Design fpgaminer_top, start of the top module:
module fpgaminer_top (clk, rst, midstate, data, mask, golden_nonce, golden_valid);
For scale: about 17000 cells after synthesis, ~4200 flip-flops, about 420 I/O pins.
clock: 6.21 ns
lec_check: 0
cap_margin: 20
cell_pad_in_sites_global_placement: 1
core_aspect_ratio: 0.62
core_margin: 2
core_utilization: 17
cts_cluster_size: 88
gpl_routability_driven: 1
gpl_timing_driven: 0
max_routing_layer: met4
min_routing_layer: met1
place_density_lb_addon: 0.1
setup_slack_margin: 0.5
slew_margin: 40
run.sh (not shown) runs the stock make flow with config.mk's settings and CLKGATE_MAP_FILE=.
The first run completed, yet does not pass: setup timing.
Change:
==> flow/config.mk (replaced) <==
export PLATFORM = sky130hd
export DESIGN_NAME = fpgaminer_top
export DESIGN_NICKNAME = fpgaminer_top
export VERILOG_FILES = /design/flow/design.v
export SDC_FILE = /design/flow/constraint.sdc
export NUM_CORES = 4
export LEC_CHECK = 0
export CAP_MARGIN = 20
export CELL_PAD_IN_SITES_GLOBAL_PLACEMENT = 1
export CORE_ASPECT_RATIO = 0.55
export CORE_MARGIN = 2
export CORE_UTILIZATION = 65
export CTS_CLUSTER_DIAMETER = 213
export MAX_ROUTING_LAYER = met5
export MIN_ROUTING_LAYER = met2
export PLACE_DENSITY = 0.59
export SLEW_MARGIN = 20
export TNS_END_PERCENT = 75
==> flow/constraint.sdc (replaced) <==
create_clock -name core_clock -period 18.8 [get_ports {clk}]
set_input_delay 3.7600 -clock core_clock [delete_from_list [all_inputs] [get_ports {clk}]]
set_output_delay 3.7600 -clock core_clock [all_outputs]
set_load 0.01 [all_outputs]
Result: This time the run aborted during 5_1_grt with GRT-0116. Synthesized area does not change. Die area decreases by 74%. Synthesized cell count is unchanged.
Change:
==> flow/config.mk (replaced) <==
export PLATFORM = sky130hd
export DESIGN_NAME = fpgaminer_top
export DESIGN_NICKNAME = fpgaminer_top
export VERILOG_FILES = /design/flow/design.v
export SDC_FILE = /design/flow/constraint.sdc
export NUM_CORES = 4
export LEC_CHECK = 0
export CAP_MARGIN = 20
export CORE_MARGIN = 2
export CORE_UTILIZATION = 27
export PLACE_DENSITY = 0.6
export SLEW_MARGIN = 20
==> flow/constraint.sdc (replaced) <==
create_clock -name core_clock -period 10.9 [get_ports {clk}]
set_input_delay 2.1800 -clock core_clock [delete_from_list [all_inputs] [get_ports {clk}]]
set_output_delay 2.1800 -clock core_clock [all_outputs]
set_load 0.01 [all_outputs]
The new run ran to the end with no violations. Die area grows by 140%. Synthesized area stays the same. Synthesized cell count does not change.
Change:
--- a/flow/config.mk
+++ b/flow/config.mk
@@ -8,5 +8,6 @@
 export CAP_MARGIN = 20
 export CORE_MARGIN = 2
-export CORE_UTILIZATION = 27
-export PLACE_DENSITY = 0.6
+export CORE_UTILIZATION = 71
+export CTS_CLUSTER_SIZE = 68
+export SETUP_SLACK_MARGIN = 2.03
 export SLEW_MARGIN = 20
==> flow/constraint.sdc (replaced) <==
create_clock -name core_clock -period 7.03 [get_ports {clk}]
set_input_delay 1.4060 -clock core_clock [delete_from_list [all_inputs] [get_ports {clk}]]
set_output_delay 1.4060 -clock core_clock [all_outputs]
set_load 0.01 [all_outputs]
The changed run died in 5_1_grt (GRT-0232).
Area after synthesis stays the same.
Die size decreases by 62%.
Synthesized cell count stays the same.
Change:
--- a/flow/config.mk
+++ b/flow/config.mk
@@ -8,6 +8,5 @@
 export CAP_MARGIN = 20
 export CORE_MARGIN = 2
-export CORE_UTILIZATION = 71
-export CTS_CLUSTER_SIZE = 68
-export SETUP_SLACK_MARGIN = 2.03
+export CORE_UTILIZATION = 45
+export PLACE_DENSITY = 0.6
 export SLEW_MARGIN = 20
==> flow/constraint.sdc (replaced) <==
create_clock -name core_clock -period 12.0 [get_ports {clk}]
set_input_delay 2.4000 -clock core_clock [delete_from_list [all_inputs] [get_ports {clk}]]
set_output_delay 2.4000 -clock core_clock [all_outputs]
set_load 0.01 [all_outputs]
What happened: This time the run completed with no timing, DRC or antenna violations; die area increases by 57%; area after synthesis stays the same; synthesized cell count does not change.

* * *

fpgaminer_top again, from the RTL that the note above started with.
==> flow/config.mk <==
export PLATFORM = sky130hd
export DESIGN_NAME = fpgaminer_top
export DESIGN_NICKNAME = fpgaminer_top
export VERILOG_FILES = /design/flow/design.v
export SDC_FILE = /design/flow/constraint.sdc
export NUM_CORES = 4
export LEC_CHECK = 0
export CAP_MARGIN = 20
export CORE_MARGIN = 2
export CORE_UTILIZATION = 45
export PLACE_DENSITY = 0.6
export SLEW_MARGIN = 20
==> flow/constraint.sdc <==
create_clock -name core_clock -period 10.9 [get_ports {clk}]
set_input_delay 2.1800 -clock core_clock [delete_from_list [all_inputs] [get_ports {clk}]]
set_output_delay 2.1800 -clock core_clock [all_outputs]
set_load 0.01 [all_outputs]
Edit:
- CORE_UTILIZATION: 45 -> 68
- CTS_CLUSTER_SIZE: unset -> 68
- PLACE_DENSITY: 0.6 -> unset
- clock period: 10.9 -> 7.97 ns (I/O delays scaled with it)
The new run did not get past global routing (5_1_grt); die area decreases by 34%; area after synthesis stays the same; synthesized cell count is unchanged.
Edit:
- CORE_UTILIZATION: 68 -> 57
- CTS_CLUSTER_SIZE: 68 -> unset
- clock period: 7.97 -> 6.06 ns (I/O delays scaled with it)
Now the flow finished with setup timing left; die area went up by about a fifth; area after synthesis does not change; synthesized cell count stays the same.
Edit:
- CORE_UTILIZATION: 57 -> 68
- MAX_ROUTING_LAYER: unset -> met4
- SETUP_SLACK_MARGIN: unset -> 1.56
The new run ended with an error in global routing (5_1_grt) (GRT-0232). Synthesized cell count is unchanged. Die size goes down by 16%. Area after synthesis is unchanged.

* * *

## build 36
fpgaminer_top again, from the RTL that the note above started with.
## fpgaminer_top
module fpgaminer_top (clk, rst, midstate, data, mask, golden_nonce, golden_valid);
   parameter LOOP_LOG2 = 5;
   localparam [5:0] LOOP = (6'd1 << LOOP_LOG2);
   localparam [31:0] GOLDEN_NONCE_OFFSET = (32'd1 << (7 - LOOP_LOG2)) + 32'd1;
   input clk;
   input rst;
   input [255:0] midstate;
   input [95:0]  data;
   input [31:0]  mask;
   output reg [31:0] golden_nonce;
   output reg 	     golden_valid;
   reg [255:0] state;
   reg [511:0] data_r;
   reg [31:0]  nonce;
   wire        hash_clk = clk;
   wire [255:0] hash, hash2;
   reg [5:0] 	cnt;
   reg 		feedback;
   sha256_transform #(.LOOP(LOOP)) uut (
					.clk(hash_clk),
					.feedback(feedback),
					.cnt(cnt),
					.rx_state(state),
					.rx_input(data_r),
					.tx_hash(hash)
					);
   sha256_transform #(.LOOP(LOOP)) uut2 (
					 .clk(hash_clk),
					 .feedback(feedback),
					 .cnt(cnt),
					 .rx_state(256'h5be0cd191f83d9ab9b05688c510e527fa54ff53a3c6ef372bb67ae856a09e667),
					 .rx_input({256'h0000010000000000000000000000000000000000000000000000000080000000, hash}),
					 .tx_hash(hash2)
					 );
   reg [255:0] 	midstate_buf, data_buf;
   reg [31:0] 	mask_buf;
   reg 		is_golden_ticket;
   reg 		feedback_d1;
   reg [2:0] 	primed;
   wire [5:0] 	cnt_next;
   wire [31:0] 	nonce_next;
   wire 	feedback_next;
   wire 	reset = rst;
   assign cnt_next =  reset ? 6'd0 : (LOOP == 1) ? 6'd0 : (cnt + 6'd1) & (LOOP-1);
   assign feedback_next = (LOOP == 1) ? 1'b0 : (cnt_next != {(LOOP_LOG2){1'b0}});
   assign nonce_next =
		      reset ? 32'd0 :
		      feedback_next ? nonce : (nonce + 32'd1);
   always @ (posedge hash_clk)
     begin
	midstate_buf <= midstate;
	data_buf <= {160'd0, data};
	mask_buf <= mask;
	cnt <= cnt_next;
	feedback <= feedback_next;
	feedback_d1 <= feedback;
	state <= midstate_buf;
	data_r <= {384'h000002800000000000000000000000000000000000000000000000000000000000000000000000000000000080000000, nonce_next, data_buf[95:0]};
	nonce <= nonce_next;
	if (reset)
	  primed <= 3'd0;
	else if (!feedback_d1 && primed != 3'd6)
	  primed <= primed + 3'd1;
  ...
export LEC_CHECK = 0
export ABC_AREA = 1
export CAP_MARGIN = 20
export CORE_ASPECT_RATIO = 0.99
export CORE_MARGIN = 2
export CORE_UTILIZATION = 72
export CTS_CLUSTER_DIAMETER = 366
export CTS_CLUSTER_SIZE = 13
export MIN_ROUTING_LAYER = met1
export PLACE_DENSITY = 0.78
export SETUP_SLACK_MARGIN = 1.13
export SLEW_MARGIN = 25
create_clock -name core_clock -period 10.8 [get_ports {clk}]
The flow ended early for build 36: it failed with a tool error in 5_1_grt.
Here is what was changed in the inputs of build 59 compared with build 36.
- CTS_CLUSTER_DIAMETER now 38, was 366
- SETUP_SLACK_MARGIN now 1.64, was 1.13
- SLEW_MARGIN now 20, was 25
==> comparison <==
- Build 59 did not finish; a tool error ended it in 5_1_grt.
- No final results exist for build 36, since it was stopped by error GRT-0116 during 5_1_grt.
- Reported for build 36 and build 59, synthesized-area fraction occupied by and/or/nand/nor cells turned out identical to the last digit.
- Fraction of the yosys area taken by sequential cells: build 59 vs build 36 identical
- Comparing build 36 with build 59, the instance count of the mapped netlist came out essentially unchanged.
- On placement-stage cell area, build 36 and build 59 are neck and neck.
- Compared build 59 against build 36; placed instance count within noise.
- Build 59 vs build 36 — number of clock buffers inserted by TritonCTS climbed by more than a quarter
- Reported for build 36 and build 59, width of the die turned out identical to the last digit.
- Build 59 ended with more post-cts repair resize count than build 36.
Relative to build 59, the following input files were edited for build 98:
- CORE_UTILIZATION: 72 -> 58
- PLACE_DENSITY: 0.78 -> 0.61
- MAX_ROUTING_LAYER: unset -> met4
- CTS_CLUSTER_SIZE: 13 -> unset
- ABC_AREA: 1 -> 0
- CTS_CLUSTER_DIAMETER: 38 -> unset
- SETUP_SLACK_MARGIN: 1.64 -> unset
- SLEW_MARGIN: 20 -> 40
- the clock period (ns, I/O delays scaled along): 10.8 -> 9.97
Results
Post-synthesis instance area in build 98 vs build 59: down 5400 sq um
Synthesized cell count down about 27% in build 98 wrt build 59
Post-CTS setup repair buffer count came out exactly the same in build 98 and build 59.
Build 59 has a higher number of clock buffers inserted by TritonCTS than build 98.
Sort build 98 and build 59 by area of the core asc -> top: build 59
| overall chip area | lower: build 59 |
Number of placed I/O pins: build 59 vs build 98 identical
Build 98 vs build 59, post-synthesis mux area share went up by 13 points.
Looking at number of distinct library cells after synthesis across build 98 and build 59, the one that comes out higher is build 98.
Build 98 completed every stage of the flow, and the final layout passed the timing, design-rule and antenna checks.
Modified inputs, build 94 compared to build 98
- MIN_ROUTING_LAYER removed (was met1)
- PLACE_DENSITY removed (was 0.61)
- CORE_ASPECT_RATIO removed (was 0.99)
- ABC_AREA removed (was 0)
- SLEW_MARGIN changed from 40 to 20
- MAX_ROUTING_LAYER removed (was met4)
- CORE_UTILIZATION changed from 58 to 56
- the clock period (ns, I/O delays scaled along) changed from 9.97 to 6.06
Notes after the runs:
- Of build 98 and build 94, only build 98 finishes the flow clean.
- STATUS run=build 94 STAGES=ALL_DONE FINAL_CHECKS=FAILED CAUSE=negative setup slack
- Taking build 98 as the reference, in build 94 utilization after layout saw an increase; number of instances in the placed design saw an increase; total of buffers placed on input and output ports saw little to no change.
- Re H-tree level count: no difference whatsoever between build 98 and build 94.
- met5 as the uppermost metal layer occupied by signal nets was reported by build 94, and met4 by build 98.
- Against build 98, cell area in build 94 came out worse.
- Slowest cell on the critical path: sky130_fd_sc_hd__dfxtp_4 -> build 98, sky130_fd_sc_hd__fa_1 -> build 94

* * *

Starting RTL as in the previous note.
export LEC_CHECK = 0
export ABC_AREA = 1
export CAP_MARGIN = 20
export CORE_ASPECT_RATIO = 0.7
export CORE_MARGIN = 2
export CORE_UTILIZATION = 72
export CTS_CLUSTER_DIAMETER = 297
export CTS_CLUSTER_SIZE = 10
export PLACE_DENSITY = 0.6
export SETUP_SLACK_MARGIN = 1.66
export SLEW_MARGIN = 20
export TNS_END_PERCENT = 5
create_clock -name core_clock -period 5.53 [get_ports {clk}]
The baseline never finished: it broke off in global routing (5_1_grt).
Then changed:
- ABC_AREA: 1 -> unset
- CORE_ASPECT_RATIO: 0.7 -> unset
- CTS_CLUSTER_SIZE: 10 -> unset
- SETUP_SLACK_MARGIN: 1.66 -> 0.4
- TNS_END_PERCENT: 5 -> unset
- clock period: 5.53 -> 5.7 ns (I/O delays scaled with it)
- The changed run died in global routing (5_1_grt)
- synthesized cell count fell by about 27%
- die area went down by 2.8%
- area after synthesis is lower by about 2.8%
Then changed:
- ABC_AREA: unset -> 1
- CORE_ASPECT_RATIO: unset -> 0.99
- CTS_CLUSTER_DIAMETER: 297 -> 366
- CTS_CLUSTER_SIZE: unset -> 13
- MIN_ROUTING_LAYER: unset -> met1
- PLACE_DENSITY: 0.6 -> 0.78
- SETUP_SLACK_MARGIN: 0.4 -> 1.47
- SLEW_MARGIN: 20 -> 25
- clock period: 5.7 -> 10.8 ns (I/O delays scaled with it)
What happened: The new run died in global routing (5_1_grt), error GRT-0116; synthesized cell count is higher by well over a third; area after synthesis is higher by a few percent; die area is higher by a few percent.
Then changed:
- ABC_AREA: 1 -> 0
- CORE_UTILIZATION: 72 -> 68
- CTS_CLUSTER_DIAMETER: 366 -> unset
- CTS_CLUSTER_SIZE: 13 -> unset
- MAX_ROUTING_LAYER: unset -> met4
- PLACE_DENSITY: 0.78 -> 0.61
- SETUP_SLACK_MARGIN: 1.47 -> 2.96
- SLEW_MARGIN: 25 -> 40
- clock period: 10.8 -> 9.97 ns (I/O delays scaled with it)
After rerunning: The new run died in global routing (5_1_grt); synthesized area went down by 2.8%; die size went up by 2.9%; synthesized cell count went down by 27%.
